## flow/constraint.sdc

```tcl
create_clock -name core_clock -period 3.99 [get_ports {clk_out}]
set_input_delay 0.7980 -clock core_clock [delete_from_list [all_inputs] [get_ports {clk_out}]]
set_output_delay 0.7980 -clock core_clock [all_outputs]
set_load 0.01 [all_outputs]
```

## flow/design.v

```verilog
module encode_fsm(input logic [247:0] data, input logic clk_out, reset, start, output logic [61:0] coded_kmer, output logic coded_ready);
    always_ff @(posedge clk_out) begin
        if(reset==0) begin
            coded_ready<=0;
        end
        else if(start) begin  
            coded_kmer[ 0 ]<=data[ 1 ]^data[ 2 ];
            coded_kmer[ 2 ]<=data[ 9 ]^data[ 10 ];
            coded_kmer[ 4 ]<=data[ 17 ]^data[ 18 ];
            coded_kmer[ 6 ]<=data[ 25 ]^data[ 26 ];
            coded_kmer[ 8 ]<=data[ 33 ]^data[ 34 ];
            coded_kmer[ 10 ]<=data[ 41 ]^data[ 42 ];
            coded_kmer[ 12 ]<=data[ 49 ]^data[ 50 ];
            coded_kmer[ 14 ]<=data[ 57 ]^data[ 58 ];
            coded_kmer[ 16 ]<=data[ 65 ]^data[ 66 ];
            coded_kmer[ 18 ]<=data[ 73 ]^data[ 74 ];
            coded_kmer[ 20 ]<=data[ 81 ]^data[ 82 ];
            coded_kmer[ 22 ]<=data[ 89 ]^data[ 90 ];
            coded_kmer[ 24 ]<=data[ 97 ]^data[ 98 ];
            coded_kmer[ 26 ]<=data[ 105 ]^data[ 106 ];
            coded_kmer[ 28 ]<=data[ 113 ]^data[ 114 ];
            coded_kmer[ 30 ]<=data[ 121 ]^data[ 122 ];
            coded_kmer[ 32 ]<=data[ 129 ]^data[ 130 ];
            coded_kmer[ 34 ]<=data[ 137 ]^data[ 138 ];
            coded_kmer[ 36 ]<=data[ 145 ]^data[ 146 ];
            coded_kmer[ 38 ]<=data[ 153 ]^data[ 154 ];
            coded_kmer[ 40 ]<=data[ 161 ]^data[ 162 ];
            coded_kmer[ 42 ]<=data[ 169 ]^data[ 170 ];
            coded_kmer[ 44 ]<=data[ 177 ]^data[ 178 ];
            coded_kmer[ 46 ]<=data[ 185 ]^data[ 186 ];
            coded_kmer[ 48 ]<=data[ 193 ]^data[ 194 ];
            coded_kmer[ 50 ]<=data[ 201 ]^data[ 202 ];
            coded_kmer[ 52 ]<=data[ 209 ]^data[ 210 ];
            coded_kmer[ 54 ]<=data[ 217 ]^data[ 218 ];
            coded_kmer[ 56 ]<=data[ 225 ]^data[ 226 ];
            coded_kmer[ 58 ]<=data[ 233 ]^data[ 234 ];
            coded_kmer[ 60 ]<=data[ 241 ]^data[ 242 ];
            coded_kmer[ 1 ]<=data[ 2 ];
            coded_kmer[ 3 ]<=data[ 10 ];
            coded_kmer[ 5 ]<=data[ 18 ];
            coded_kmer[ 7 ]<=data[ 26 ];
            coded_kmer[ 9 ]<=data[ 34 ];
            coded_kmer[ 11 ]<=data[ 42 ];
            coded_kmer[ 13 ]<=data[ 50 ];
            coded_kmer[ 15 ]<=data[ 58 ];
            coded_kmer[ 17 ]<=data[ 66 ];
            coded_kmer[ 19 ]<=data[ 74 ];
            coded_kmer[ 21 ]<=data[ 82 ];
            coded_kmer[ 23 ]<=data[ 90 ];
            coded_kmer[ 25 ]<=data[ 98 ];
            coded_kmer[ 27 ]<=data[ 106 ];
            coded_kmer[ 29 ]<=data[ 114 ];
            coded_kmer[ 31 ]<=data[ 122 ];
            coded_kmer[ 33 ]<=data[ 130 ];
            coded_kmer[ 35 ]<=data[ 138 ];
            coded_kmer[ 37 ]<=data[ 146 ];
            coded_kmer[ 39 ]<=data[ 154 ];
            coded_kmer[ 41 ]<=data[ 162 ];
            coded_kmer[ 43 ]<=data[ 170 ];
            coded_kmer[ 45 ]<=data[ 178 ];
            coded_kmer[ 47 ]<=data[ 186 ];
            coded_kmer[ 49 ]<=data[ 194 ];
            coded_kmer[ 51 ]<=data[ 202 ];
            coded_kmer[ 53 ]<=data[ 210 ];
            coded_kmer[ 55 ]<=data[ 218 ];
            coded_kmer[ 57 ]<=data[ 226 ];
            coded_kmer[ 59 ]<=data[ 234 ];
            coded_kmer[ 61 ]<=data[ 242 ];
            coded_ready<=1;
        end
        else if(coded_ready) begin  
            coded_ready<=0;      
        end
    end
endmodule
module canonic_fsm(input logic clk_out, reset, coded_ready, input logic [61:0]coded_kmer, 
					  output logic [61:0]k_canon, output logic canon_ready);  
	logic [61:0]k;    
	logic state;  
	always_ff @(posedge clk_out) begin
		if(reset==0) begin
			state<=0;
		end
		else if(coded_ready) begin
			state<=1;
		end
		else if(canon_ready) begin
			state<=0;	
		end	
	end
    always_comb begin
        begin
			k[ 1 : 0 ]=~coded_kmer[ 61 : 60 ];
			k[ 3 : 2 ]=~coded_kmer[ 59 : 58 ];
			k[ 5 : 4 ]=~coded_kmer[ 57 : 56 ];
			k[ 7 : 6 ]=~coded_kmer[ 55 : 54 ];
			k[ 9 : 8 ]=~coded_kmer[ 53 : 52 ];
			k[ 11 : 10 ]=~coded_kmer[ 51 : 50 ];
			k[ 13 : 12 ]=~coded_kmer[ 49 : 48 ];
			k[ 15 : 14 ]=~coded_kmer[ 47 : 46 ];
			k[ 17 : 16 ]=~coded_kmer[ 45 : 44 ];
			k[ 19 : 18 ]=~coded_kmer[ 43 : 42 ];
			k[ 21 : 20 ]=~coded_kmer[ 41 : 40 ];
			k[ 23 : 22 ]=~coded_kmer[ 39 : 38 ];
			k[ 25 : 24 ]=~coded_kmer[ 37 : 36 ];
			k[ 27 : 26 ]=~coded_kmer[ 35 : 34 ];
			k[ 29 : 28 ]=~coded_kmer[ 33 : 32 ];
			k[ 31 : 30 ]=~coded_kmer[ 31 : 30 ];
			k[ 33 : 32 ]=~coded_kmer[ 29 : 28 ];
			k[ 35 : 34 ]=~coded_kmer[ 27 : 26 ];
			k[ 37 : 36 ]=~coded_kmer[ 25 : 24 ];
			k[ 39 : 38 ]=~coded_kmer[ 23 : 22 ];
			k[ 41 : 40 ]=~coded_kmer[ 21 : 20 ];
			k[ 43 : 42 ]=~coded_kmer[ 19 : 18 ];
			k[ 45 : 44 ]=~coded_kmer[ 17 : 16 ];
			k[ 47 : 46 ]=~coded_kmer[ 15 : 14 ];
			k[ 49 : 48 ]=~coded_kmer[ 13 : 12 ];
			k[ 51 : 50 ]=~coded_kmer[ 11 : 10 ];
			k[ 53 : 52 ]=~coded_kmer[ 9 : 8 ];
			k[ 55 : 54 ]=~coded_kmer[ 7 : 6 ];
			k[ 57 : 56 ]=~coded_kmer[ 5 : 4 ];
			k[ 59 : 58 ]=~coded_kmer[ 3 : 2 ];
			k[ 61 : 60 ]=~coded_kmer[ 1 : 0 ];
			if(k<coded_kmer) begin
				k_canon=k;
			end
			else begin
				k_canon=coded_kmer;  
			end
		end
		canon_ready=state;
    end                                                     
endmodule
module k_canon_to_hash_result_velocidad_3pasos(input logic clk_out, reset, canon_ready, input logic [61:0]k_canon,  
							  output logic [63:0] hash_result, output logic hash_ready);
    logic [63:0] k0, k1, k2, k3, k4, k5, k6;
	logic [8:0] state, nextstate;  
	logic [31:0] x0, x1, x2, x3, x4, x5,x6, x7, x8, x9, 
	             x0_, x1_, x2_, x3_, x4_, x5_,x6_, x7_, x8_, x9_;
	logic [18:0] y0, y1, y2, w0, w1, w2, n0, 
				 y0_, y1_, y2_, w0_, w1_, w2_, n0_;
	always_ff @(posedge clk_out) begin
		if(reset==0) begin
			state<=0;
			hash_ready<=0;
		end
		else if(canon_ready) begin
			state<=1;
		end  
		else if(state==0) begin
			hash_ready<=0;  
		end	 
		else if(state==1) begin
			state<=2;
		end  
		else if(state==2) begin
			state<=3;
		end  
		else if(state==3) begin
			state<=4;
		end  
		else if(state==4) begin
			state<=5;
		end  
		else if(state==5) begin
			state<=6;
		end  
		else if(state==6) begin
			state<=7;
		end  
		else if(state==7) begin
			state<=8;		
		end  
		else if(state==8) begin
			state<=9;
		end  
		else if(state==9) begin
			state<=10;
		end  
		else if(state==10) begin
			state<=11;
		end  
		else if(state==11) begin
			state<=12;
		end  
		else if(state==12) begin
			state<=13;
		end  
		else if(state==13) begin
			state<=14;
		end  
		else if(state==14) begin
			state<=0;
			hash_ready<=1;
		end  
	end  
	always_ff @(posedge clk_out) begin
	case(state)
		1: k0 <= k_canon>>33;
		2: k1 <= k0^k_canon;
		3: begin
			x0<=k1[15:0]*'b1000110011001101;
			x1<=k1[31:16]*'b1000110011001101;
			x2<=k1[15:0]*'b1110110101010101;
			x3<=k1[15:0]*'b1010111111010111;
			x4<=k1[31:16]*'b1110110101010101;
			x5<=k1[47:32]*'b1000110011001101;
			x6<=k1[15:0]*'b1111111101010001;
			x7<=k1[31:16]*'b1010111111010111;
			x8<=k1[47:32]*'b1110110101010101;
			x9<=k1[63:48]*'b1000110011001101;
		end
		4: begin
			y0<= x3[31:16]  + x4[31:16]  + x5[31:16];
			y1<= x6[15:0] + x7[15:0] + x8[15:0];
			w0<= x1[31:16] + x2[31:16] + x3[15:0];
			w1<= x4[15:0] + x5[15:0];
			n0<= x0[31:16] + x2[15:0] + x1[15:0];
			k2[15:0]<= x0[15:0];
		end
		5: begin
			y2<= y0 + y1 + x9[15:0];
			w2<= w0 + w1 + n0[17:16];
			k2[31:16]<=n0;
		end
		6: begin
			k2[63:48]<= y2 + w2[18:16];
			k2[47:32]<= w2;		
		end
		7: k3 <= k2>>33;
		8: k4 <= k3^k2;
		9: begin
			x0_<=k4[15:0]*'b1110110001010011;
			x1_<=k4[31:16]*'b1110110001010011;
			x2_<=k4[15:0]*'b0001101010000101;
			x3_<=k4[15:0]*'b1011100111111110;
			x4_<=k4[31:16]*'b0001101010000101;
			x5_<=k4[47:32]*'b1110110001010011;
			x6_<=k4[15:0]*'b1100010011001110;
			x7_<=k4[31:16]*'b1011100111111110;
			x8_<=k4[47:32]*'b0001101010000101;
			x9_<=k4[63:48]*'b1110110001010011;
		end
		10: begin
            y0_<= x3_[31:16]  + x4_[31:16]  + x5_[31:16];
			y1_<= x6_[15:0] + x7_[15:0] + x8_[15:0];
			w0_<= x1_[31:16] + x2_[31:16] + x3_[15:0];
			w1_<= x4_[15:0] + x5_[15:0];
			n0_<= x0_[31:16] + x2_[15:0] + x1_[15:0];
			k5[15:0]<= x0_[15:0];
		end
		11: begin
			y2_<= y0_ + y1_ + x9_[15:0];
			w2_<= w0_ + w1_ + n0_[17:16];
			k5[31:16]<=n0_;
        end
		12: begin
			k5[63:48]<= y2_ + w2_[18:16];
			k5[47:32]<= w2_;
		end
		13: k6 <= k5>>33;
		14: hash_result <= k6^k5;
	endcase
	end
endmodule: k_canon_to_hash_result_velocidad_3pasos
module ldz_position(input logic reset, clk_out, hash_ready, input logic [63:0]hash_result, input logic start,  
output logic [5:0]ldz, output logic ldz_ready, output logic [31:0] sum_ldz);
	logic state;  
	logic [63:0]Ms;
    logic [31:0] bits32;
    logic [15:0] bits16;
    logic [8:0] bits8;
    logic [3:0] bits4;
    logic [1:0] bits2; 
    logic bits[31:0];
	always_ff @(posedge clk_out) begin
	    if(reset==0) begin
            ldz_ready<= 0;
            sum_ldz<=0;
            state<=0;
        end
        else begin
		if(hash_ready) begin
			state<=1;
		end
		else begin
			state<=0;	
		end	
        if(state) begin
            ldz_ready<=1;
            sum_ldz<=sum_ldz+ldz;
        end
        else begin
            ldz_ready<=0;
        end
        end
	end 
    always_comb begin
        begin
			Ms[13:0]=14'b10000000000000;
			Ms[63:14]=hash_result[63:14];
			ldz[5]=(Ms[63:32]==0);  
			if(ldz[5])
				bits32= Ms[31:0];
			else
				bits32[31:0]= Ms[63:32];  
			ldz[4]= (bits32[31:16]==0);  
			 if(ldz[4])
				bits16=bits32[15:0]; 
			 else             
				bits16=bits32[31:16];  
			 ldz[3]=(bits16[15:8]==0);  
			 if(ldz[3])
				bits8=bits16[7:0];
			 else
				bits8=bits16[15:8];
			 ldz[2]=(bits8[7:4]==0);
			 if(ldz[2])
				bits4=bits8[3:0];  
			 else
				bits4=bits8[7:4];
			 ldz[1]=(bits4[3:2]==0); 
			 if(ldz[1])
				bits2=bits4[1:0];            
			 else
				bits2=bits4[3:2];			 
			 ldz[0]=(bits2[1]==0); 
		end
    end
endmodule: ldz_position
module kmer_hash_top(
    input  logic        clk_out,
    input  logic        reset,         
    input  logic        in_valid,
    input  logic [7:0]  in_char,
    output logic        in_ready,
    output logic        out_valid,
    output logic [63:0] out_hash,
    output logic [5:0]  out_ldz,
    output logic [31:0] out_sum
);
    logic [247:0] data;
    logic [4:0]   count;
    logic         busy;
    logic         start;
    logic [61:0]  coded_kmer;  logic coded_ready;
    logic [61:0]  k_canon;     logic canon_ready;
    logic [63:0]  hash_result; logic hash_ready;
    logic [5:0]   ldz;         logic ldz_ready;
    logic [31:0]  sum_ldz;
    assign in_ready = ~busy;
    always_ff @(posedge clk_out) begin
        if(reset==0) begin
            data<=0;
            count<=0;
            busy<=0;
            start<=0;
        end
        else begin
            start<=0;
            if(in_valid && !busy) begin
                if(in_char==8'b0) begin
                    data<=0;
                    count<=0;
                end
                else begin
                    data[247:8]<=data[239:0];
                    data[7:0]<=in_char;
                    if(count>=30) begin
                        count<=31;
                        start<=1;
                        busy<=1;
                    end
                    else begin
                        count<=count+1;
                    end
                end
            end
            else if(hash_ready) begin
                busy<=0;
            end
        end
    end
    encode_fsm f1(.data(data), .clk_out(clk_out), .reset(reset), .start(start),
                  .coded_kmer(coded_kmer), .coded_ready(coded_ready));
    canonic_fsm f2(.clk_out(clk_out), .reset(reset), .coded_ready(coded_ready),
                   .coded_kmer(coded_kmer), .k_canon(k_canon), .canon_ready(canon_ready));
    k_canon_to_hash_result_velocidad_3pasos f3(.clk_out(clk_out), .reset(reset),
                   .canon_ready(canon_ready), .k_canon(k_canon),
                   .hash_result(hash_result), .hash_ready(hash_ready));
    ldz_position f4(.reset(reset), .clk_out(clk_out), .hash_ready(hash_ready),
                    .hash_result(hash_result), .start(start),
                    .ldz(ldz), .ldz_ready(ldz_ready), .sum_ldz(sum_ldz));
    assign out_valid = ldz_ready;
    assign out_hash  = hash_result;
    assign out_ldz   = ldz;
    assign out_sum   = sum_ldz;
endmodule
```

## flow/run.sh

```bash
#!/bin/bash
# the make line also repeats each setting of config.mk as NAME=value (left out here)
make -C /OpenROAD-flow-scripts/flow DESIGN_CONFIG=/design/flow/config.mk WORK_HOME=/design/flow/orfs CLKGATE_MAP_FILE= finish
```

## flow/config.mk

```make
export PLATFORM = sky130hd
export DESIGN_NAME = kmer_hash_top
export DESIGN_NICKNAME = kmer_hash_top
export VERILOG_FILES = /design/flow/design.v
export SDC_FILE = /design/flow/constraint.sdc
export NUM_CORES = 4
export LEC_CHECK = 0
export CAP_MARGIN = 20
export CORE_MARGIN = 2
export CORE_UTILIZATION = 71
export CTS_CLUSTER_SIZE = 34
export MAX_ROUTING_LAYER = met4
export SLEW_MARGIN = 20
```

==> results of run 1 <==
[per-layer routing]
metal / GRT usage / GRT overflow
met1: 0.730 / 5
met2: 0.888 / 167
met3: 0.586 / 19
met4: 0.670 / 110
met5: - / -
[metrics by stage]
stage / setup WS, ps / setup TNS (ps) / cells
4_1_cts: -2160 / -423780 / 15622
3_5_place_dp: -2280 / -413510 / 15224
3_3_place_gp: -2210 / -372350 / 15223
2_1_floorplan: -2230 / -275820 / 10871
[what timing repair did]
action / in CTS
pin swaps: 262
endpoints found under the hold margin: 0
resized: 366
buffers inserted: 145
endpoints found under the setup margin: 397
==> GITHUB_STEP_SUMMARY, run 1 <==
## Implementation flow summary

| Metric | Value |
|---|---|
| Area leader, netlist | `edfxtp_1` |
| Core box area | `172000 µm²` |
| Die area | `177000 µm²` |
| Gp weighted congestion | `1.07` |
| IO buf count | `114` |
| Total grt overflow | `301` |
| Mux share | `0.00325` |
| Clock Tree Buf Depth | `3` |
| Ports | `115` |
| Die Y | `421 µm` |
| CTS root buffer | `clkbuf_16` |
| Synth warnings | `5` |
| AND/OR/NAND/NOR Cells, Area Fraction | `0.0548` |
| Gate Count Post-Synth | `10871` |
| Count of library flops with an enable pin | `1191` |
| Chip Area, Yosys | `123000 µm²` |
| Stopped at | `global routing` |
| Cell with the most instances after synthesis | `inv_1` |
| Die extent in x | `421 µm` |
| Avg Cell Area, Syn | `11.3 µm²` |
| Ys cells | `10871` |
| Tot GR Track Use | `0.736` |
| Clock net sink count | `1312` |
| Distinct lib cells used | `81` |
| Initial core utilization | `0.717` |
| DP Area | `145000 µm²` |
| Outcome | `stopped before the end` |
| Comb area leader | `adder cells` |
| Xor/xnor share | `0.0602` |
| Number of CTS-inserted buffers | `145` |
| Site Rows | `152` |
| Detail Placement HPWL | `310 mm` |
| Htree depth | `4` |
| Mapped Area | `123000 µm²` |
| Adder Area Share | `0.423` |
| Largest type area fraction | `0.290` |
| Seq share, synth | `0.310` |
| Error | `[ERROR GRT-0232] Routing congestion too high. Check the congestion heatmap in the GUI.` |
| Top cells by area | `edfxtp_1 29%, fa_1 21%, ha_1 21%` |
| Most common library cells after synthesis | `2427 x inv_1, 2072 x ha_1, 1314 x fa_1, 1191 x edfxtp_1, 597 x xnor2_1` |
| Net Count, Synth | `14268` |
| Post-synthesis async set-or-reset flop share | `0` |
| Flops & latches, synth | `1312` |
| Cts hold-fix bufs | `0` |
| Ao+oa area frac | `0.0731` |
| Ys flop type | `edfxtp_1` |
==> run 2: changes to the inputs <==
CORE_UTILIZATION = 72   (was 71)
CTS_CLUSTER_SIZE = 14   (was 34)
MAX_ROUTING_LAYER = unset   (was met4)
PLACE_DENSITY_LB_ADDON = 0.2   (was unset)
SETUP_SLACK_MARGIN = -0.3   (was unset)
clock period = 5.17 ns   (was 3.99 ns; I/O delays follow)
==> run 2 against run 1 <==
Compared with the run above: the flow again stops in global routing; area after synthesis unchanged; synthesized cell count is the same; die area is 1.4% lower.
==> GITHUB_STEP_SUMMARY, run 2 <==
## Implementation flow summary

| Metric | Value |
|---|---|
| Worst Setup Slack post-DPL | `-1120 ps (was -2280 ps)` |
| Ys flop type | `edfxtp_1 (unchanged)` |
| DP Area | `138000 µm² (was 145000 µm²)` |
| Number of CTS-inserted buffers | `145 (unchanged)` |
| Site Rows | `151 (was 152)` |
| Post-synthesis async set-or-reset flop share | `0 (unchanged)` |
| Largest type area fraction | `0.290 (unchanged)` |
| Flops & latches, synth | `1312 (unchanged)` |
| Die extent in x | `418 µm (was 421 µm)` |
| Seq share, synth | `0.310 (unchanged)` |
| Gate Count Post-Synth | `10871 (unchanged)` |
| IO buf count | `114 (unchanged)` |
| Detail Placement HPWL | `301 mm (was 310 mm)` |
| Top cells by area | `edfxtp_1 29%, fa_1 21%, ha_1 21% (unchanged)` |
| Die Y | `418 µm (was 421 µm)` |
| Avg Cell Area, Syn | `11.3 µm² (unchanged)` |
| Chip Area, Yosys | `123000 µm² (unchanged)` |
| Core box area | `170000 µm² (was 172000 µm²)` |
| Net Count, Synth | `14268 (unchanged)` |
| Distinct lib cells used | `81 (unchanged)` |
| Comb area leader | `adder cells (unchanged)` |
| Xor/xnor share | `0.0602 (unchanged)` |
| Clock net sink count | `1312 (unchanged)` |
| Stopped at | `global routing (unchanged)` |
| Mux share | `0.00325 (unchanged)` |
| Gp weighted congestion | `1.05 (was 1.07)` |
| Ao+oa area frac | `0.0731 (unchanged)` |
| Cell with the most instances after synthesis | `inv_1 (unchanged)` |
| Adder Area Share | `0.423 (unchanged)` |
| Count of library flops with an enable pin | `1191 (unchanged)` |
| Cts hold-fix bufs | `0 (unchanged)` |
| Die area | `175000 µm² (was 177000 µm²)` |
| Most common library cells after synthesis | `2427 x inv_1, 2072 x ha_1, 1314 x fa_1, 1191 x edfxtp_1, 597 x xnor2_1 (unchanged)` |
| Clock Tree Buf Depth | `3 (unchanged)` |
| AND/OR/NAND/NOR Cells, Area Fraction | `0.0548 (unchanged)` |
| CTS root buffer | `clkbuf_16 (unchanged)` |
| Area leader, netlist | `edfxtp_1 (unchanged)` |
| Outcome | `stopped before the end (unchanged)` |
| Ports | `115 (unchanged)` |
| Synth warnings | `5 (unchanged)` |
| Mapped Area | `123000 µm² (unchanged)` |
| Ys cells | `10871 (unchanged)` |
| Initial core utilization | `0.726 (was 0.717)` |
| Htree depth | `4 (unchanged)` |
==> run 2: metrics by stage <==
| stage | cells | utilization |
|---|---|---|
| floorplan | 10871 | - |
| global placement | 14485 | 0.812 |
| detailed placement | 14486 | 0.812 |
| CTS | 14859 | 0.856 |
==> run 2: what timing repair did <==
item	CTS
setup endpoints to repair	159
gates cloned	0
pin swaps	219
buffers inserted	126
gates resized	317
==> run 3: changes to the inputs <==
CTS_CLUSTER_DIAMETER = 26   (was unset)
CTS_CLUSTER_SIZE = 98   (was 14)
PLACE_DENSITY = 0.78   (was unset)
PLACE_DENSITY_LB_ADDON = unset   (was 0.2)
SETUP_SLACK_MARGIN = 1.75   (was -0.3)
clock period = 6.12 ns   (was 5.17 ns; I/O delays follow)
==> run 3 against run 2 <==
Compared with the run above: now fails the layout checks on max-capacitance violations, max-slew violations, negative setup slack; area after synthesis unchanged; synthesized cell count unchanged; die area unchanged.
==> GITHUB_STEP_SUMMARY, run 3 <==
## Implementation flow summary

| Metric | Value |
|---|---|
| Outcome | `complete, but fails checks (was stopped before the end)` |
| Layout violations | `max-capacitance violations, max-slew violations, negative setup slack` |
| Area leader, netlist | `edfxtp_1 (unchanged)` |
| Fin crit share | `1.32` |
| Die Y | `418 µm (unchanged)` |
| WL final | `413 mm` |
| Layout Skew | `108 ps` |
| Final setup vio count | `63` |
| Crit path to | `out_ldz[0]` |
| Gate Count Post-Synth | `10871 (unchanged)` |
| Critical path cell sequence | `nor3_2, and4_2, nand2_1, o2bb2ai_4, buf_6, mux2i_4, nand2_2, a221o_1, nand3_2, a211oi_4, a221oi_4, clkdlybuf4s50_1` |
| Setup ws final | `-1960 ps` |
| Xor/xnor share | `0.0602 (unchanged)` |
| Mapped Area | `123000 µm² (unchanged)` |
| Max-Cap Viols | `3` |
| Post-synthesis async set-or-reset flop share | `0 (unchanged)` |
| Count of library flops with an enable pin | `1191 (unchanged)` |
| IO buf count | `114 (unchanged)` |
| Initial core utilization | `0.726 (unchanged)` |
| Wire length per cell | `28.6 µm` |
| TNS Setup | `-59630 ps` |
| Seq pwr | `9650 µW` |
| CTS root buffer | `clkbuf_16 (unchanged)` |
| Ys flop type | `edfxtp_1 (unchanged)` |
| Clk latency of the worst-skew pair | `970 ps` |
| Tot GR Track Use | `0.445` |
| Clk slew on worst S/H paths | `60 ps` |
| Net Sw Power | `5810 µW` |
| Htree depth | `5 (was 4)` |
| CP arrival | `6860 ps` |
| Most common library cells after synthesis | `2427 x inv_1, 2072 x ha_1, 1314 x fa_1, 1191 x edfxtp_1, 597 x xnor2_1 (unchanged)` |
| Hold Fails Final Rpt | `0` |
| Largest net degree at the start of global routing | `171` |
| CP max stage cell | `o2bb2ai_4` |
| Chip Area, Yosys | `123000 µm² (unchanged)` |
| Synth warnings | `5 (unchanged)` |
| Overall power | `27300 µW` |
| Hold EP | `f3.k5[6]` |
| Clock Tree Buf Depth | `4 (was 3)` |
| Gp weighted congestion | `1.01 (was 1.05)` |
| Cell depth of the worst setup path | `12` |
| CTS tree | `yes` |
| Seq pwr share | `0.354` |
| R2R depth | `25` |
| Setup slack, reg-to-reg | `-1740 ps` |
| Antenna violations before repair | `42` |
| Die area | `175000 µm² (unchanged)` |
| Fillcell total | `7806` |
| AND/OR/NAND/NOR Cells, Area Fraction | `0.0548 (unchanged)` |
| Worst Path Max Fanout | `5` |
| Fmax achieved | `124 MHz` |
| DRC Markers | `0` |
| Part of the power in combinational logic | `0.002` |
| Number of global-route vias before repair | `96708` |
| Detail Placement HPWL | `272 mm (was 301 mm)` |
| Clk pwr | `17600 µW` |
| Least-Margin Pin Slew | `1850 ps` |
| Adder Area Share | `0.423 (unchanged)` |
| Tool Warnings | `76` |
| Ys cells | `10871 (unchanged)` |
| Slew headroom | `-0.245` |
| Fin nets | `15322` |
| Largest stage delay, worst path | `880 ps` |
| Non-Filler Instances | `14432` |
| Drt initial violations | `10936` |
| Pins Over Slew Limit | `7` |
| Largest type area fraction | `0.290 (unchanged)` |
| Sw frac | `0.213` |
| Tmin final | `8080 ps` |
| Via density | `6.43` |
| CP Launch Point | `f3.hash_result[60]` |
| Hold depth | `0` |
| Pleak | `0.0685 µW` |
| Cell-internal power | `21500 µW` |
| Net Count, Synth | `14268 (unchanged)` |
| First-pass GRT wire length | `576 mm` |
| Avg Cell Area, Syn | `11.3 µm² (unchanged)` |
| RSZ-0062 raised after global routing | `true` |
| Antenna-violating nets left | `0` |
| Cell with the most instances after synthesis | `inv_1 (unchanged)` |
| VDD IR max | `0.295 mV` |
| Synthesis-to-layout area growth | `19.5%` |
| Ports | `115 (unchanged)` |
| Sequential cell area | `38200 µm²` |
| Seq share, synth | `0.310 (unchanged)` |
| Cts hold-fix bufs | `0 (unchanged)` |
| Worst Path Class, Setup | `flop to output port` |
| Comb area leader | `adder cells (unchanged)` |
| Number of CTS-inserted buffers | `323 (was 145)` |
| Reg2reg start | `f3.hash_result[60]` |
| Top cells by area | `edfxtp_1 29%, fa_1 21%, ha_1 21% (unchanged)` |
| Placed insts | `13524 (was 14486)` |
| Combinational Power | `46.1 µW` |
| Vias | `92861` |
| Ao+oa area frac | `0.0731 (unchanged)` |
| Worst Setup End Kind | `output port` |
| Hold Path Class | `flop to flop` |
| CP required | `4900 ps` |
| Flops & latches, synth | `1312 (unchanged)` |
| Core box area | `170000 µm² (unchanged)` |
| Clock power frac | `0.644` |
| Worst hold path startpoint | `f3.x0_[6]` |
| DP Area | `131000 µm² (was 138000 µm²)` |
| Clock net sink count | `1312 (unchanged)` |
| PD cells | `185 nW/µm²` |
| Total grt overflow | `0` |
| Family with the most delay on the worst path | `simple AND/OR/NAND/NOR gates` |
| Die extent in x | `418 µm (unchanged)` |
| R2r endpoint | `f4.sum_ldz[31]` |
| Final Instance Area | `147000 µm²` |
| Distinct lib cells used | `81 (unchanged)` |
| CP bufs+invs | `2` |
| Top power group | `the clock network` |
| Mux share | `0.00325 (unchanged)` |
| Site Rows | `151 (unchanged)` |
| Gate Area | `79700 µm²` |
| DRT Pass-1 Iters | `10` |
| Startpoint types | `flop` |
[run 3: layout make-up]
type | count | share of cell area
Multi-Input combinational cell | 7078 | 0.540
Sequential cell | 1312 | 0.259
Inverter | 2427 | 0.0620
Clock buffer | 370 | 0.0571
Timing Repair Buffer | 783 | 0.0453
Tap cell | 2218 | 0.0188
Clock inverter | 206 | 0.0169
Antenna cell | 38 | 0.000645
[run 3: routing by layer]
metal,wire [µm],GRT usage
met1,136000,0.502
met2,186000,0.713
met3,42700,0.103
met4,48300,0.386
met5,267,0
[run 3: what timing repair did]
action                                  CTS  global route
resized                                 279           371
pin swaps                               191           248
endpoints found under the setup margin  342           378
setup buffers                           190           104
[run 3: stage by stage]
stage / worst slack (ps) / utilization / hold slack, ps
final: -1960 / 0.868 / 404
after global placement: -107 / 0.772 / 401
after CTS: 21.7 / 0.853 / 398
after detailed placement: -222 / 0.772 / 405
after floorplan: -104 / - / 400
after global routing: -2000 / 0.868 / 414
==> run 4: changes to the inputs <==
CORE_UTILIZATION = 62   (was 72)
CTS_CLUSTER_DIAMETER = unset   (was 26)
CTS_CLUSTER_SIZE = unset   (was 98)
PLACE_DENSITY = unset   (was 0.78)
SETUP_SLACK_MARGIN = unset   (was 1.75)
clock period = 7.28 ns   (was 6.12 ns; I/O delays follow)
==> run 4 against run 3 <==
Compared with the run above: global-route usage shrank 11 points; non-clock buffer count down 559; clock power fell by 55%; area after synthesis unchanged; final area fell by 9.3%; total power is 41% lower; critical endpoint is now f3.x3_[29]; now clean on timing, DRC and antenna; sequential share of layout area increased by 2.7 points; largest power group is now registers; final cell count shrank 3.2%.
==> GITHUB_STEP_SUMMARY, run 4 <==
## Implementation flow summary

| Metric | Value |
|---|---|
| Outcome | `timing/DRC/antenna clean (was complete, but fails checks)` |
| Worst hold path startpoint | `f3.w2_[8] (was f3.x0_[6])` |
| Total grt overflow | `0 (unchanged)` |
| Avg Cell Area, Syn | `11.3 µm² (unchanged)` |
| Top power group | `registers (was the clock network)` |
| Post_cts resized | `0 (was 279)` |
| Wl on met1 | `132 mm (was 136 mm)` |
| Hold depth | `0 (unchanged)` |
| Distinct lib cells used | `81 (unchanged)` |
| Mux share | `0.00325 (unchanged)` |
| Antenna violations before repair | `12 (was 42)` |
| Fin crit share | `0.944 (was 1.32)` |
| Most frequent CP cell | `fa_1` |
| Fmax achieved | `146 MHz` |
| Adder Area Share | `0.423 (unchanged)` |
| Vias | `78974 (was 92861)` |
| Placed insts | `13676 (was 13524)` |
| Die Y | `450 µm (was 418 µm)` |
| Top cells by area | `edfxtp_1 29%, fa_1 21%, ha_1 21% (unchanged)` |
| Startpoint types | `flop (unchanged)` |
| Final setup vio count | `0 (was 63)` |
| Hold EP | `f3.k5[40] (was f3.k5[6])` |
| Cell depth of the worst setup path | `21 (was 12)` |
| Tool Warnings | `69 (was 76)` |
| Layout Skew | `78.1 ps (was 108 ps)` |
| Largest stage delay, worst path | `620 ps (was 880 ps)` |
| R2r endpoint | `f3.x3_[29] (was f4.sum_ldz[31])` |
| Count of library flops with an enable pin | `1191 (unchanged)` |
| Mapped Area | `123000 µm² (unchanged)` |
| Non-Filler Instances | `13965 (was 14432)` |
| Family with the most delay on the worst path | `adder cells (was simple AND/OR/NAND/NOR gates)` |
| CTS tree | `yes (unchanged)` |
| Cts hold-fix bufs | `0 (unchanged)` |
| Htree depth | `4 (was 5)` |
| Hold Fails Final Rpt | `0 (unchanged)` |
| Cell with the most instances after synthesis | `inv_1 (unchanged)` |
| Net Count, Synth | `14268 (unchanged)` |
| Ys cells | `10871 (unchanged)` |
| Slew headroom | `0.130 (was -0.245)` |
| R2R depth | `21 (was 25)` |
| Post-CTS Setup Bufs | `0 (was 190)` |
| DRC Markers | `0 (unchanged)` |
| Reg2reg start | `f3.k4[9] (was f3.hash_result[60])` |
| Flops & latches, synth | `1312 (unchanged)` |
| Pins Over Slew Limit | `0 (was 7)` |
| Worst Setup End Kind | `flop (was output port)` |
| Die extent in x | `450 µm (was 418 µm)` |
| Via density | `5.66 (was 6.43)` |
| Fillcell total | `14847 (was 7806)` |
| Seq pwr | `8090 µW (was 9650 µW)` |
| Clock Tree Buf Depth | `3 (was 4)` |
| Ys flop type | `edfxtp_1 (unchanged)` |
| Xor/xnor share | `0.0602 (unchanged)` |
| Critical path cell sequence | `inv_1, fa_1, inv_1, fa_1, inv_1, fa_1, inv_1, fa_1, fa_1, fa_1, ha_1, nand2_1, nor3_1, a32oi_1, a211oi_1, a41o_1, o211ai_1, a21boi_0, o21ai_0, o21ai_0, xor2_1 (was nor3_2, and4_2, nand2_1, o2bb2ai_4, buf_6, mux2i_4, nand2_2, a221o_1, nand3_2, a211oi_4, a221oi_4, clkdlybuf4s50_1)` |
| Chip Area, Yosys | `123000 µm² (unchanged)` |
| VDD IR max | `0.203 mV (was 0.295 mV)` |
| Core box area | `198000 µm² (was 170000 µm²)` |
| WL final | `326 mm (was 413 mm)` |
| Setup slack, reg-to-reg | `410 ps (was -1740 ps)` |
| CP max stage cell | `fa_1 (was o2bb2ai_4)` |
| Synth warnings | `5 (unchanged)` |
| Seq share, synth | `0.310 (unchanged)` |
| Highest routed layer | `met5 (unchanged)` |
| Ao+oa area frac | `0.0731 (unchanged)` |
| Most common library cells after synthesis | `2427 x inv_1, 2072 x ha_1, 1314 x fa_1, 1191 x edfxtp_1, 597 x xnor2_1 (unchanged)` |
| IO buf count | `114 (unchanged)` |
| Clk slew on worst S/H paths | `60 ps (about the same)` |
| First-pass GRT wire length | `501 mm (was 576 mm)` |
| DRT Pass-1 Iters | `9 (was 10)` |
| Largest net degree at the start of global routing | `136 (was 171)` |
| Clock power frac | `0.493 (was 0.644)` |
| Sw frac | `0.214 (was 0.213)` |
| Initial core utilization | `0.624 (was 0.726)` |
| Worst Path Class, Setup | `flop to flop (was flop to output port)` |
| Gp weighted congestion | `1.03 (was 1.01)` |
| Ports | `115 (unchanged)` |
| Tmin final | `6870 ps` |
| AND/OR/NAND/NOR Cells, Area Fraction | `0.0548 (unchanged)` |
| Drt initial violations | `5900 (was 10936)` |
| Gate Count Post-Synth | `10871 (unchanged)` |
| Seq pwr share | `0.505 (was 0.354)` |
| Tot GR Track Use | `0.331 (was 0.445)` |
| Area leader, netlist | `edfxtp_1 (unchanged)` |
| Wire length per cell | `23.4 µm (was 28.6 µm)` |
| CP Launch Point | `f3.k4[9] (was f3.hash_result[60])` |
| CP arrival | `7400 ps (was 6860 ps)` |
| RSZ-0062 raised after global routing | `false (was true)` |
| CP bufs+invs | `4 (was 2)` |
| Combinational Power | `37.9 µW` |
| CTS root buffer | `clkbuf_16 (unchanged)` |
| Site Rows | `163 (was 151)` |
| Worst Path Max Fanout | `9 (was 5)` |
| Net Sw Power | `3440 µW (was 5810 µW)` |
| Cell-internal power | `12600 µW (was 21500 µW)` |
| CP required | `7810 ps (was 4900 ps)` |
| Hold Path Class | `flop to flop (unchanged)` |
| Met3 wire length | `15.0 mm (was 42.7 mm)` |
| Crit path to | `f3.x3_[29] (was out_ldz[0])` |
| Detail Placement HPWL | `276 mm (was 272 mm)` |
| Clk latency of the worst-skew pair | `850 ps (was 970 ps)` |
| Number of CTS-inserted buffers | `149 (was 323)` |
| Number of global-route vias before repair | `83335 (was 96708)` |
| Die area | `203000 µm² (was 175000 µm²)` |
| Pleak | `0.0626 µW (was 0.0685 µW)` |
| Post-synthesis async set-or-reset flop share | `0 (unchanged)` |
| Largest type area fraction | `0.290 (unchanged)` |
| Met2 Wirelength | `158 mm (was 186 mm)` |
| Comb area leader | `adder cells (unchanged)` |
| Clk pwr | `7900 µW (was 17600 µW)` |
| TNS Setup | `0 ps (was -59630 ps)` |
| Part of the power in combinational logic | `0.002 (about the same)` |
| Fin nets | `14589 (was 15322)` |
| Clock net sink count | `1312 (unchanged)` |
| Least-Margin Pin Slew | `1300 ps (was 1850 ps)` |
| Antenna-violating nets left | `0 (unchanged)` |
| Synthesis-to-layout area growth | `8.38% (was 19.5%)` |
| Max-Cap Viols | `0 (was 3)` |
| PD cells | `120 nW/µm² (was 185 nW/µm²)` |
run 4: stage by stage:
| step | hold slack [ps] | utilization | worst slack, ps | instance area (µm²) | power (µW) |
|---|---|---|---|---|---|
| floorplan | 400 | - | 805 | 123000 | 8280 |
| global placement | 401 | 0.650 | 559 | 128000 | 8290 |
| global route | 410 | 0.676 | 9.15 | 134000 | 16400 |
| finish | 389 | 0.677 | 409 | 134000 | 16000 |
| detailed placement | 405 | 0.650 | 480 | 128000 | 8290 |
| CTS | 388 | 0.676 | 450 | 134000 | 16100 |
run 4: layout make-up:
| cell class | count | area (µm²) | area share |
|---|---|---|---|
| Clock buffer | 173 | 3890 | 0.0291 |
| Sequential cell | 1312 | 38200 | 0.286 |
| Antenna cell | 9 | 22.5 | 0.000168 |
| Multi-Input combinational cell | 7078 | 75900 | 0.567 |
| Clock inverter | 102 | 1290 | 0.00968 |
| Tap cell | 2640 | 3300 | 0.0247 |
| Inverter | 2427 | 9110 | 0.0681 |
| Timing Repair Buffer | 224 | 2000 | 0.0150 |
run 4: metal layers:
| layer | up-vias | global-route usage |
|---|---|---|
| met3 | 566 | 0.0392 |
| met5 | - | 0 |
| met2 | 2136 | 0.557 |
| met4 | 6 | 0.178 |
| met1 | 39334 | 0.418 |
| li1 | 36932 | - |
==> run 5: changes to the inputs <==
CAP_MARGIN = 15   (was 20)
CORE_UTILIZATION = 72   (was 62)
CTS_CLUSTER_DIAMETER = 29   (was unset)
CTS_CLUSTER_SIZE = 41   (was unset)
HOLD_SLACK_MARGIN = -0.05   (was unset)
SETUP_SLACK_MARGIN = 0.83   (was unset)
clock period = 6.23 ns   (was 7.28 ns; I/O delays follow)
==> run 5 against run 4 <==
Compared with the run above: the layout now fails its checks (max-capacitance violations, max-slew violations, negative setup slack); die area down 14%; via count up 17%; critical path depth down 10; register-to-register slack worse by 590 ps; worst setup slack worse by 640 ps; worst hold slack worse by 17 ps; largest power group is now the clock network.
==> GITHUB_STEP_SUMMARY, run 5 <==
## Implementation flow summary

| Metric | Value |
|---|---|
| Core box area | `170000 µm² (was 198000 µm²)` |
| Family with the most delay on the worst path | `AND-OR/OR-AND gates (was adder cells)` |
| Hold Fails Final Rpt | `0 (unchanged)` |
| DRT Pass-1 Iters | `14 (was 9)` |
| Worst Path Class, Setup | `flop to output port (was flop to flop)` |
| Wire length per cell | `29.0 µm (was 23.4 µm)` |
| Net Count, Synth | `14268 (unchanged)` |
| Hold Path Class | `flop to flop (unchanged)` |
| Xor/xnor share | `0.0602 (unchanged)` |
| Distinct lib cells used | `81 (unchanged)` |
| Count of library flops with an enable pin | `1191 (unchanged)` |
| Tot GR Track Use | `0.457 (was 0.331)` |
| CP Launch Point | `f3.hash_result[45] (was f3.k4[9])` |
| Seq pwr | `9480 µW (was 8090 µW)` |
| PD cells | `178 nW/µm² (was 120 nW/µm²)` |
| CP arrival | `5210 ps (was 7400 ps)` |
| Layout Skew | `91.8 ps (was 78.1 ps)` |
| AND/OR/NAND/NOR Cells, Area Fraction | `0.0548 (unchanged)` |
| Seq pwr share | `0.365 (was 0.505)` |
| CP required | `4980 ps (was 7810 ps)` |
| Die extent in x | `418 µm (was 450 µm)` |
| Fin nets | `15210 (was 14589)` |
| Pleak | `0.0677 µW (was 0.0626 µW)` |
| Initial core utilization | `0.726 (was 0.624)` |
| Hold EP | `f3.k2[44] (was f3.k5[40])` |
| Vias | `92322 (was 78974)` |
| RSZ-0062 raised after global routing | `true (was false)` |
| Largest net degree at the start of global routing | `150 (was 136)` |
| Layout violations | `max-capacitance violations, max-slew violations, negative setup slack` |
| Via density | `6.47 (was 5.66)` |
| Setup slack, reg-to-reg | `-180 ps (was 410 ps)` |
| Placed insts | `13425 (was 13676)` |
| Clk latency of the worst-skew pair | `960 ps (was 850 ps)` |
| Final setup vio count | `19 (was 0)` |
| DRC Markers | `0 (unchanged)` |
| First-pass GRT wire length | `588 mm (was 501 mm)` |
| Reg2reg start | `f3.hash_result[45] (was f3.k4[9])` |
| Antenna violations before repair | `39 (was 12)` |
| Worst Setup End Kind | `output port (was flop)` |
| Number of CTS-inserted buffers | `304 (was 149)` |
| Htree depth | `5 (was 4)` |
| Flops & latches, synth | `1312 (unchanged)` |
| Ys flop type | `edfxtp_1 (unchanged)` |
| WL final | `415 mm (was 326 mm)` |
| Least-Margin Pin Slew | `2460 ps (was 1300 ps)` |
| Seq share, synth | `0.310 (unchanged)` |
| R2R depth | `24 (was 21)` |
| Worst Path Max Fanout | `4 (was 9)` |
| Mapped Area | `123000 µm² (unchanged)` |
| Tool Warnings | `78 (was 69)` |
| Clock net sink count | `1312 (unchanged)` |
| Max-Cap Viols | `3 (was 0)` |
| Area leader, netlist | `edfxtp_1 (unchanged)` |
| Chip Area, Yosys | `123000 µm² (unchanged)` |
| Gp weighted congestion | `1.03 (about the same)` |
| Adder Area Share | `0.423 (unchanged)` |
| Clock Tree Buf Depth | `4 (was 3)` |
| Part of the power in combinational logic | `0.002 (about the same)` |
| Avg Cell Area, Syn | `11.3 µm² (unchanged)` |
| IO buf count | `114 (unchanged)` |
| Net Sw Power | `5610 µW (was 3440 µW)` |
| Sw frac | `0.216 (was 0.214)` |
| TNS Setup | `-1580 ps (was 0 ps)` |
| Ports | `115 (unchanged)` |
| Non-Filler Instances | `14280 (was 13965)` |
| Combinational Power | `47.1 µW` |
| Outcome | `complete, but fails checks (was timing/DRC/antenna clean)` |
| Worst hold path startpoint | `f3.w2[12] (was f3.w2_[8])` |
| R2r endpoint | `f4.sum_ldz[30] (was f3.x3_[29])` |
| Cell-internal power | `20400 µW (was 12600 µW)` |
| CTS root buffer | `clkbuf_16 (unchanged)` |
| Ys cells | `10871 (unchanged)` |
| Startpoint types | `flop (unchanged)` |
| Most common library cells after synthesis | `2427 x inv_1, 2072 x ha_1, 1314 x fa_1, 1191 x edfxtp_1, 597 x xnor2_1 (unchanged)` |
| Largest stage delay, worst path | `730 ps (was 620 ps)` |
| VDD IR max | `0.314 mV (was 0.203 mV)` |
| Cell depth of the worst setup path | `11 (was 21)` |
| Clk pwr | `16400 µW (was 7900 µW)` |
| Tmin final | `6460 ps` |
| Pins Over Slew Limit | `9 (was 0)` |
| Fin crit share | `1.04 (was 0.944)` |
| Gate Count Post-Synth | `10871 (unchanged)` |
| Largest type area fraction | `0.290 (unchanged)` |
| Number of global-route vias before repair | `96593 (was 83335)` |
| CTS tree | `yes (unchanged)` |
| Fmax achieved | `155 MHz` |
| Critical path cell sequence | `nor4_4, and4_2, a21oi_4, o2bb2ai_4, buf_6, a221oi_4, a221o_1, nand3_2, a211oi_2, buf_4, dlygate4sd2_1 (was inv_1, fa_1, inv_1, fa_1, inv_1, fa_1, inv_1, fa_1, fa_1, fa_1, ha_1, nand2_1, nor3_1, a32oi_1, a211oi_1, a41o_1, o211ai_1, a21boi_0, o21ai_0, o21ai_0, xor2_1)` |
| CP bufs+invs | `3 (was 4)` |
| Die Y | `418 µm (was 450 µm)` |
| Antenna-violating nets left | `0 (unchanged)` |
| CP max stage cell | `nor4_4 (was fa_1)` |
| Mux share | `0.00325 (unchanged)` |
| Cell with the most instances after synthesis | `inv_1 (unchanged)` |
| Top power group | `the clock network (was registers)` |
| Die area | `175000 µm² (was 203000 µm²)` |
| Top cells by area | `edfxtp_1 29%, fa_1 21%, ha_1 21% (unchanged)` |
| Ao+oa area frac | `0.0731 (unchanged)` |
| Post-synthesis async set-or-reset flop share | `0 (unchanged)` |
| Slew headroom | `-0.658 (was 0.130)` |
| Detail Placement HPWL | `278 mm (was 276 mm)` |
| Hold depth | `0 (unchanged)` |
| Setup ws final | `-229 ps (was 409 ps)` |
| Drt initial violations | `10809 (was 5900)` |
| Synthesis-to-layout area growth | `18.4% (was 8.38%)` |
| Clock power frac | `0.633 (was 0.493)` |
| Site Rows | `151 (was 163)` |
| Synth warnings | `5 (unchanged)` |
| Comb area leader | `adder cells (unchanged)` |
| Clk slew on worst S/H paths | `50 ps (was 60 ps)` |
| Total grt overflow | `0 (unchanged)` |
| Crit path to | `out_ldz[1] (was f3.x3_[29])` |
==> run 5: final cells by class <==
class | count | area [µm²]
Clock buffer | 335 | 7810
Clock inverter | 194 | 2420
Inverter | 2427 | 9130
Timing Repair Buffer | 689 | 5900
Multi-Input combinational cell | 7079 | 79700
Antenna cell | 26 | 65.1
Tap cell | 2218 | 2780
Fill cell | 7766 | 23800
Sequential cell | 1312 | 38200
==> run 5: per-stage QoR <==
step / util / hold slack [ps] / instance area [µm²] / power [µW] / setup slack (ps)
2_1_floorplan: - / 400 / 124000 / 9670 / 6.00
3_3_place_gp: 0.766 / 400 / 130000 / 9680 / 63.1
3_5_place_dp: 0.766 / 405 / 130000 / 9690 / 2.90
4_1_cts: 0.846 / 376 / 144000 / 25800 / 120
5_1_grt: 0.860 / 386 / 146000 / 26200 / -242
6_report: 0.860 / 372 / 146000 / 26000 / -229
==> run 5: what timing repair did <==
item / in CTS / in global routing
setup buffers: 202 / 96
resized: 344 / 337
cloned: 1 / 0
hold buffers: 0 / 0
pin swaps: 193 / 245
endpoints found under the setup margin: 191 / 211
==> run 5: layer usage <==
metal	GRT usage	wire (µm)
met1	0.514	135000
met2	0.726	188000
met3	0.119	44100
met4	0.399	47500
met5	0	241
==> run 6: changes to the inputs <==
CAP_MARGIN = 20   (was 15)
CORE_UTILIZATION = 65   (was 72)
CTS_CLUSTER_DIAMETER = unset   (was 29)
CTS_CLUSTER_SIZE = unset   (was 41)
HOLD_SLACK_MARGIN = unset   (was -0.05)
MAX_ROUTING_LAYER = met4   (was unset)
SETUP_SLACK_MARGIN = unset   (was 0.83)
clock period = 5.2 ns   (was 6.23 ns; I/O delays follow)
==> run 6 against run 5 <==
Compared with the run above: fails the layout checks on negative setup slack; global-route usage is 7.2 points lower; final area is 3.7% higher; clock skew is 24 ps lower; utilization is 5.5 points lower; sequential power is about 20% higher; total power is 14% lower; synthesized cell count stayed put; sequential cell count stayed put; die area is 11% higher; worst hold slack better by 34 ps; worst setup slack worse by 760 ps; critical path type is now flop to flop.
==> GITHUB_STEP_SUMMARY, run 6 <==
## Implementation flow summary

| Metric | Value |
|---|---|
| Met2 Wirelength | `174 mm (was 188 mm)` |
| Comb area leader | `adder cells (unchanged)` |
| Core box area | `188000 µm² (was 170000 µm²)` |
| Tool Warnings | `76 (was 78)` |
| Die extent in x | `440 µm (was 418 µm)` |
| Top power group | `registers (was the clock network)` |
| Met3 wire length | `20.0 mm (was 44.1 mm)` |
| Most common library cells after synthesis | `2427 x inv_1, 2072 x ha_1, 1314 x fa_1, 1191 x edfxtp_1, 597 x xnor2_1 (unchanged)` |
| Wire length per cell | `23.7 µm (was 29.0 µm)` |
| Flops & latches, synth | `1312 (unchanged)` |
| Worst Path Max Fanout | `3 (was 4)` |
| Max-Cap Viols | `0 (was 3)` |
| Hold depth | `0 (unchanged)` |
| Least-Margin Pin Slew | `1200 ps (was 2460 ps)` |
| Vias | `87458 (was 92322)` |
| Hold EP | `f3.k2[6] (was f3.k2[44])` |
| Htree depth | `4 (was 5)` |
| R2R depth | `22 (was 24)` |
| Layout violations | `negative setup slack (was max-capacitance violations, max-slew violations, negative setup slack)` |
| Detail Placement HPWL | `290 mm (was 278 mm)` |
| Net Sw Power | `4860 µW (was 5610 µW)` |
| Worst Setup Slack post-DPL | `-1080 ps (was 2.90 ps)` |
| Antenna-violating nets left | `0 (unchanged)` |
| RSZ-0062 raised after global routing | `true (unchanged)` |
| Clk slew on worst S/H paths | `60 ps (was 50 ps)` |
| Die area | `193000 µm² (was 175000 µm²)` |
| Crit path to | `f3.x3_[31] (was out_ldz[1])` |
| Fin nets | `16048 (was 15210)` |
| Pins Over Slew Limit | `0 (was 9)` |
| Adder Area Share | `0.423 (unchanged)` |
| WL final | `362 mm (was 415 mm)` |
| Number of CTS-inserted buffers | `146 (was 304)` |
| Ys cells | `10871 (unchanged)` |
| Gate Count Post-Synth | `10871 (unchanged)` |
| VDD IR max | `0.424 mV (was 0.314 mV)` |
| CP max stage cell | `fa_2 (was nor4_4)` |
| Hold Path Class | `flop to flop (unchanged)` |
| Mapped Area | `123000 µm² (unchanged)` |
| DRT Pass-1 Iters | `9 (was 14)` |
| CTS tree | `yes (unchanged)` |
| Seq pwr | `11300 µW (was 9480 µW)` |
| Net Count, Synth | `14268 (unchanged)` |
| Chip Area, Yosys | `123000 µm² (unchanged)` |
| PD cells | `148 nW/µm² (was 178 nW/µm²)` |
| Mux share | `0.00325 (unchanged)` |
| Cell-internal power | `17500 µW (was 20400 µW)` |
| Setup ws final | `-994 ps (was -229 ps)` |
| Layout Skew | `67.7 ps (was 91.8 ps)` |
| Ports | `115 (unchanged)` |
| Xor/xnor share | `0.0602 (unchanged)` |
| Worst hold path startpoint | `f3.x0[6] (was f3.w2[12])` |
| Startpoint types | `flop (unchanged)` |
| Via density | `5.72 (was 6.47)` |
| Family with the most delay on the worst path | `adder cells (was AND-OR/OR-AND gates)` |
| Distinct lib cells used | `81 (unchanged)` |
| CP arrival | `6740 ps (was 5210 ps)` |
| Clock Tree Buf Depth | `3 (was 4)` |
| Combinational Power | `54.1 µW` |
| CP bufs+invs | `6 (was 3)` |
| Count of library flops with an enable pin | `1191 (unchanged)` |
| Cts hold-fix bufs | `0 (unchanged)` |
| Sw frac | `0.217 (was 0.216)` |
| Fmax achieved | `161 MHz` |
| R2r endpoint | `f3.x3_[31] (was f4.sum_ldz[30])` |
| Part of the power in combinational logic | `0.002 (about the same)` |
| Drt initial violations | `6098 (was 10809)` |
| Slew headroom | `0.193 (was -0.658)` |
| Final Instance Area | `151000 µm² (was 146000 µm²)` |
| Clk pwr | `11000 µW (was 16400 µW)` |
| Post-synthesis async set-or-reset flop share | `0 (unchanged)` |
| Hold_ws | `406 ps (was 372 ps)` |
| Largest stage delay, worst path | `600 ps (was 730 ps)` |
| CTS root buffer | `clkbuf_16 (unchanged)` |
| Seq pwr share | `0.506 (was 0.365)` |
| Hold Fails Final Rpt | `0 (unchanged)` |
| Synthesis-to-layout area growth | `22.8% (was 18.4%)` |
| Largest type area fraction | `0.290 (unchanged)` |
| AND/OR/NAND/NOR Cells, Area Fraction | `0.0548 (unchanged)` |
| Ao+oa area frac | `0.0731 (unchanged)` |
| Gp weighted congestion | `1.03 (about the same)` |
| Largest net degree at the start of global routing | `152 (was 150)` |
| Number of global-route vias before repair | `93377 (was 96593)` |
| Wl on met1 | `135 mm (about the same)` |
| Overall power | `22400 µW (was 26000 µW)` |
| IO buf count | `114 (unchanged)` |
| Site Rows | `159 (was 151)` |
| Tot GR Track Use | `0.385 (was 0.457)` |
| DRC Markers | `0 (unchanged)` |
| Die Y | `440 µm (was 418 µm)` |
| First-pass GRT wire length | `540 mm (was 588 mm)` |
| Initial core utilization | `0.655 (was 0.726)` |
| Seq share, synth | `0.310 (unchanged)` |
| Synth warnings | `5 (unchanged)` |
| Area leader, netlist | `edfxtp_1 (unchanged)` |
| Critical path cell sequence | `buf_6, fa_2, inv_2, fa_1, fa_1, inv_2, fa_1, inv_2, fa_1, inv_1, fa_1, ha_4, inv_4, nor3_4, a32oi_2, a211oi_2, a41o_1, o211ai_1, a21boi_2, o21a_1, o21ai_2, xnor2_1 (was nor4_4, and4_2, a21oi_4, o2bb2ai_4, buf_6, a221oi_4, a221o_1, nand3_2, a211oi_2, buf_4, dlygate4sd2_1)` |
| Ys flop type | `edfxtp_1 (unchanged)` |
| Highest routed layer | `met4 (was met5)` |
| Fin crit share | `1.19 (was 1.04)` |
| Outcome | `complete, but fails checks (unchanged)` |
| Reg2reg start | `f3.k4[9] (was f3.hash_result[45])` |
| Clk latency of the worst-skew pair | `870 ps (was 960 ps)` |
| CP Launch Point | `f3.k4[9] (was f3.hash_result[45])` |
| Most frequent CP cell | `fa_1` |
| Tmin final | `6190 ps` |
| Cell depth of the worst setup path | `22 (was 11)` |
| Final setup vio count | `180 (was 19)` |
| Cell with the most instances after synthesis | `inv_1 (unchanged)` |
| CP required | `5750 ps (was 4980 ps)` |
| Top cells by area | `edfxtp_1 29%, fa_1 21%, ha_1 21% (unchanged)` |
| Clock net sink count | `1312 (unchanged)` |
| Avg Cell Area, Syn | `11.3 µm² (unchanged)` |
| Total grt overflow | `0 (unchanged)` |
| Pleak | `0.0707 µW (was 0.0677 µW)` |
| Setup slack, reg-to-reg | `-990 ps (was -180 ps)` |
| Worst Setup End Kind | `flop (was output port)` |
| DP Area | `139000 µm² (was 130000 µm²)` |
| Antenna violations before repair | `16 (was 39)` |
| Worst Path Class, Setup | `flop to flop (was flop to output port)` |
| Clock power frac | `0.492 (was 0.633)` |
[run 6: per-layer routing]
layer | up-vias | GRT usage
met5 | - | -
met4 | 0 | 0.283
met3 | 1071 | 0.0542
met1 | 43442 | 0.445
li1 | 39892 | -
met2 | 3053 | 0.618
[run 6: final cells by class]
| cell class | instances | area, µm² |
|---|---|---|
| Antenna cell | 15 | 37.5 |
| Clock inverter | 98 | 1260 |
| Inverter | 2427 | 9160 |
| Multi-Input combinational cell | 7078 | 81800 |
| Sequential cell | 1312 | 38200 |
| Tap cell | 2495 | 3120 |
| Fill cell | 11062 | 36800 |
| Clock buffer | 172 | 3860 |
| Timing Repair Buffer | 1686 | 14000 |
[run 6: metrics by stage]
stage	TNS, ps	cells	utilization
floorplan	-26990	10871	-
global placement	-68680	14748	0.738
detailed placement	-79640	14748	0.738
CTS	-64180	15181	0.786
global route	-106630	15279	0.805
finish	-74470	15283	0.805
[run 6: repair_timing]
item / 4_1_cts / 5_1_grt
pin swaps: 355 / 511
setup endpoints to repair: 200 / 235
setup buffers: 182 / 143
endpoints found under the hold margin: 0 / 0
gates resized: 549 / 586
==> run 7: changes to the inputs <==
ABC_AREA = 1   (was unset)
CAP_MARGIN = 40   (was 20)
CORE_UTILIZATION = 72   (was 65)
CTS_CLUSTER_DIAMETER = 223   (was unset)
MAX_ROUTING_LAYER = unset   (was met4)
PLACE_DENSITY_LB_ADDON = 0.2   (was unset)
SETUP_SLACK_MARGIN = 1.4   (was unset)
clock period = 4.76 ns   (was 5.2 ns; I/O delays follow)
==> run 7 against run 6 <==
Compared with the run above: the run now fails in global routing; synthesized cell count is 2.6% higher; area after synthesis is 1.1% lower; die area is 11% lower.
==> GITHUB_STEP_SUMMARY, run 7 <==
## Implementation flow summary

| Metric | Value |
|---|---|
| Outcome | `stopped before the end (was complete, but fails checks)` |
| Stopped at | `global routing` |
| Error | `[ERROR GRT-0228] Horizontal edge usage exceeds the maximum allowed. (5, 24) usage=65535 limit=3200` |
| Net Count, Synth | `14549 (was 14268)` |
| Chip Area, Yosys | `122000 µm² (was 123000 µm²)` |
| IO buf count | `114 (unchanged)` |
| Distinct lib cells used | `50 (was 81)` |
| Gp weighted congestion | `1.05 (was 1.03)` |
| Initial core utilization | `0.722 (was 0.655)` |
| Ys cells | `11152 (was 10871)` |
| Count of library flops with an enable pin | `1191 (unchanged)` |
| Number of CTS-inserted buffers | `143 (was 146)` |
| Ys flop type | `edfxtp_1 (unchanged)` |
| Ports | `115 (unchanged)` |
| Synth warnings | `5 (unchanged)` |
| Area leader, netlist | `edfxtp_1 (unchanged)` |
| Top cells by area | `edfxtp_1 29%, fa_1 22%, ha_1 21% (was edfxtp_1 29%, fa_1 21%, ha_1 21%)` |
| Gate Count Post-Synth | `11152 (was 10871)` |
| Die Y | `416 µm (was 440 µm)` |
| Cell with the most instances after synthesis | `inv_1 (unchanged)` |
| Avg Cell Area, Syn | `10.9 µm² (was 11.3 µm²)` |
| Clock Tree Buf Depth | `3 (unchanged)` |
| Largest type area fraction | `0.293 (was 0.290)` |
| Comb area leader | `adder cells (unchanged)` |
| AND/OR/NAND/NOR Cells, Area Fraction | `0.0521 (was 0.0548)` |
| Ao+oa area frac | `0.0584 (was 0.0731)` |
| Clock net sink count | `1312 (unchanged)` |
| Die extent in x | `416 µm (was 440 µm)` |
| Xor/xnor share | `0.0645 (was 0.0602)` |
| Most common library cells after synthesis | `2677 x inv_1, 2072 x ha_1, 1314 x fa_1, 1191 x edfxtp_1, 889 x nand2_1 (was 2427 x inv_1, 2072 x ha_1, 1314 x fa_1, 1191 x edfxtp_1, 597 x xnor2_1)` |
| Seq share, synth | `0.313 (was 0.310)` |
| Post-synthesis async set-or-reset flop share | `0 (unchanged)` |
| Site Rows | `151 (was 159)` |
| Mapped Area | `122000 µm² (was 123000 µm²)` |
| Detail Placement HPWL | `302 mm (was 290 mm)` |
| Die area | `173000 µm² (was 193000 µm²)` |
| DP Area | `140000 µm² (was 139000 µm²)` |
| Worst Setup Slack post-DPL | `-1050 ps (was -1080 ps)` |
| Flops & latches, synth | `1312 (unchanged)` |
| Mux share | `0.000164 (was 0.00325)` |
| Htree depth | `4 (unchanged)` |
| CTS root buffer | `clkbuf_16 (unchanged)` |
| Core box area | `169000 µm² (was 188000 µm²)` |
| Adder Area Share | `0.428 (was 0.423)` |
## run 7: timing repair
item	CTS
cloned	2
hold endpoints to repair	0
hold buffers	0
buffers inserted	361
resized	1273
setup endpoints to repair	502
pin swaps	667
## run 7: metrics by stage
step	cells	hold WS, ps	power [µW]	setup TNS [ps]
after floorplan	11152	390	12700	-35890
after global placement	15027	400	12700	-86430
after detailed placement	15029	405	12700	-113320
after CTS	15653	411	24500	-90690
==> run 8: changes to the inputs <==
ABC_AREA = unset   (was 1)
CAP_MARGIN = 20   (was 40)
CORE_UTILIZATION = 13   (was 72)
CTS_CLUSTER_DIAMETER = unset   (was 223)
PLACE_DENSITY_LB_ADDON = unset   (was 0.2)
SETUP_SLACK_MARGIN = unset   (was 1.4)
clock period = 10.8 ns   (was 4.76 ns; I/O delays follow)
==> run 8 against run 7 <==
Compared with the run above: area after synthesis is 1.1% higher; synthesized cell count is 2.5% lower; the run now finishes clean; die area went up to 5.5 times the previous value.
==> GITHUB_STEP_SUMMARY, run 8 <==
## Implementation flow summary

| Metric | Value |
|---|---|
| Count of library flops with an enable pin | `1191 (unchanged)` |
| Avg Cell Area, Syn | `11.3 µm² (was 10.9 µm²)` |
| Non-Filler Instances | `23816` |
| Hold EP | `f3.k5[42]` |
| R2r endpoint | `f3.x3[30]` |
| Site Rows | `357 (was 151)` |
| Top power group | `registers` |
| Startpoint types | `flop` |
| Post-CTS Setup Bufs | `0 (was 361)` |
| Final setup vio count | `0` |
| Part of the power in combinational logic | `0.003` |
| Worst Setup End Kind | `flop` |
| Outcome | `timing/DRC/antenna clean (was stopped before the end)` |
| Overall power | `10500 µW` |
| Net Count, Synth | `14268 (was 14549)` |
| Cell depth of the worst setup path | `23` |
| Slew headroom | `0.239` |
| Distinct lib cells used | `81 (was 50)` |
| Clock Tree Buf Depth | `4 (was 3)` |
| Worst Path Class, Setup | `flop to flop` |
| Antenna violations before repair | `22` |
| Cell with the most instances after synthesis | `inv_1 (unchanged)` |
| Post_cts resized | `0 (was 1273)` |
| CP bufs+invs | `6` |
| Cts hold-fix bufs | `0 (unchanged)` |
| WL final | `321 mm` |
| First-pass GRT wire length | `490 mm` |
| Seq pwr share | `0.520` |
| Clock power frac | `0.477` |
| Worst hold path startpoint | `f3.w2_[10]` |
| Ao+oa area frac | `0.0731 (was 0.0584)` |
| Worst Path Max Fanout | `15` |
| Hold Fails Final Rpt | `0` |
| Mux share | `0.00325 (was 0.000164)` |
| Ports | `115 (unchanged)` |
| Hold depth | `0` |
| CP required | `11370 ps` |
| Vias | `77738` |
| Placed insts | `23551 (was 15029)` |
| Number of CTS-inserted buffers | `150 (was 143)` |
| Die extent in x | `978 µm (was 416 µm)` |
| Total grt overflow | `0` |
| PD cells | `72.3 nW/µm²` |
| Chip Area, Yosys | `123000 µm² (was 122000 µm²)` |
| Clock net sink count | `1312 (unchanged)` |
| Fin nets | `14535` |
| Synthesis-to-layout area growth | `17.6%` |
| Family with the most delay on the worst path | `adder cells` |
| Htree depth | `4 (unchanged)` |
| Seq pwr | `5450 µW` |
| IO buf count | `114 (unchanged)` |
| Core box area | `945000 µm² (was 169000 µm²)` |
| Comb area leader | `adder cells (unchanged)` |
| CP max stage cell | `edfxtp_1` |
| Antenna-violating nets left | `0` |
| Seq share, synth | `0.310 (was 0.313)` |
| AND/OR/NAND/NOR Cells, Area Fraction | `0.0548 (was 0.0521)` |
| Sw frac | `0.210` |
| Adder Area Share | `0.423 (was 0.428)` |
| Gate Count Post-Synth | `10871 (was 11152)` |
| Most common library cells after synthesis | `2427 x inv_1, 2072 x ha_1, 1314 x fa_1, 1191 x edfxtp_1, 597 x xnor2_1 (was 2677 x inv_1, 2072 x ha_1, 1314 x fa_1, 1191 x edfxtp_1, 889 x nand2_1)` |
| Clk latency of the worst-skew pair | `870 ps` |
| Max-Cap Viols | `0` |
| Gate Area | `75900 µm²` |
| Die Y | `978 µm (was 416 µm)` |
| Via density | `3.26` |
| Tmin final | `7690 ps` |
| R2R depth | `23` |
| Top cells by area | `edfxtp_1 29%, fa_1 21%, ha_1 21% (was edfxtp_1 29%, fa_1 22%, ha_1 21%)` |
| Largest type area fraction | `0.290 (was 0.293)` |
| Sequential cell area | `38200 µm²` |
| RSZ-0062 raised after global routing | `false` |
| Most frequent CP cell | `inv_1` |
| Synth warnings | `5 (unchanged)` |
| CTS root buffer | `clkbuf_16 (unchanged)` |
| Crit path to | `f3.x3[30]` |
| Number of global-route vias before repair | `80448` |
| Gp weighted congestion | `0.896 (was 1.05)` |
| Hold Path Class | `flop to flop` |
| DRC Markers | `0` |
| Net Sw Power | `2200 µW` |
| Combinational Power | `31.5 µW` |
| Critical path cell sequence | `inv_1, ha_1, fa_1, inv_1, fa_1, inv_1, fa_1, inv_1, fa_1, inv_1, fa_1, inv_1, ha_1, a21o_1, a21o_1, a2111oi_0, o21ai_0, a21o_1, nand2_1, o21ai_0, o41ai_1, nor3_1, a311o_1` |
| Pins Over Slew Limit | `0` |
| Fmax achieved | `130 MHz` |
| DRT Pass-1 Iters | `5` |
| Xor/xnor share | `0.0602 (was 0.0645)` |
| Detail Placement HPWL | `271 mm (was 302 mm)` |
| Pleak | `0.0621 µW` |
| Layout Skew | `84.0 ps` |
| TNS Setup | `0 ps` |
| Least-Margin Pin Slew | `1140 ps` |
| Fillcell total | `105421` |
| Initial core utilization | `0.131 (was 0.722)` |
| Reg2reg start | `f3.k1[6]` |
| Fin crit share | `0.712` |
| Area leader, netlist | `edfxtp_1 (unchanged)` |
| Ys cells | `10871 (was 11152)` |
| Tool Warnings | `64` |
| Clk pwr | `5000 µW` |
| CTS tree | `yes` |
| CP arrival | `8260 ps` |
| Final Instance Area | `145000 µm²` |
| VDD IR max | `0.110 mV` |
| Setup slack, reg-to-reg | `3110 ps` |
| CP Launch Point | `f3.k1[6]` |
| Largest stage delay, worst path | `900 ps` |
| Post-synthesis async set-or-reset flop share | `0 (unchanged)` |
| Ys flop type | `edfxtp_1 (unchanged)` |
| DP Area | `140000 µm² (about the same)` |
| Flops & latches, synth | `1312 (unchanged)` |
| Largest net degree at the start of global routing | `77` |
| Wire length per cell | `13.5 µm` |
| Cell-internal power | `8290 µW` |
| Die area | `957000 µm² (was 173000 µm²)` |
| Mapped Area | `123000 µm² (was 122000 µm²)` |
| Clk slew on worst S/H paths | `70 ps` |
| Drt initial violations | `5763` |
| Tot GR Track Use | `0.0660` |
## run 8: layout make-up
class	count	area share
antenna	5	0.0000862
clock inverter	76	0.00481
multi-input combinational	7078	0.523
tap	12565	0.108
clock buffer	184	0.0272
timing repair buffer	169	0.0107
sequential	1312	0.263
inverter	2427	0.0628
## run 8: routing by layer
metal	share of wire	GRT usage	vias up	wire (µm)
li1	-	-	36855	-
met5	0.000041	0	-	13
met4	0.026	0.0153	2	8180
met1	0.48	0.0946	38706	154000
met3	0.052	0.00875	317	16800
met2	0.44	0.105	1858	142000
## run 8: through the flow
step | hold WS [ps] | util | setup WS [ps]
after CTS | 374 | 0.154 | 3120
after global placement | 404 | 0.149 | 2900
after floorplan | 400 | - | 4330
after global routing | 380 | 0.154 | 2800
after detailed placement | 405 | 0.149 | 3160
final | 374 | 0.154 | 3110
Power and IR drop assume default switching activity.
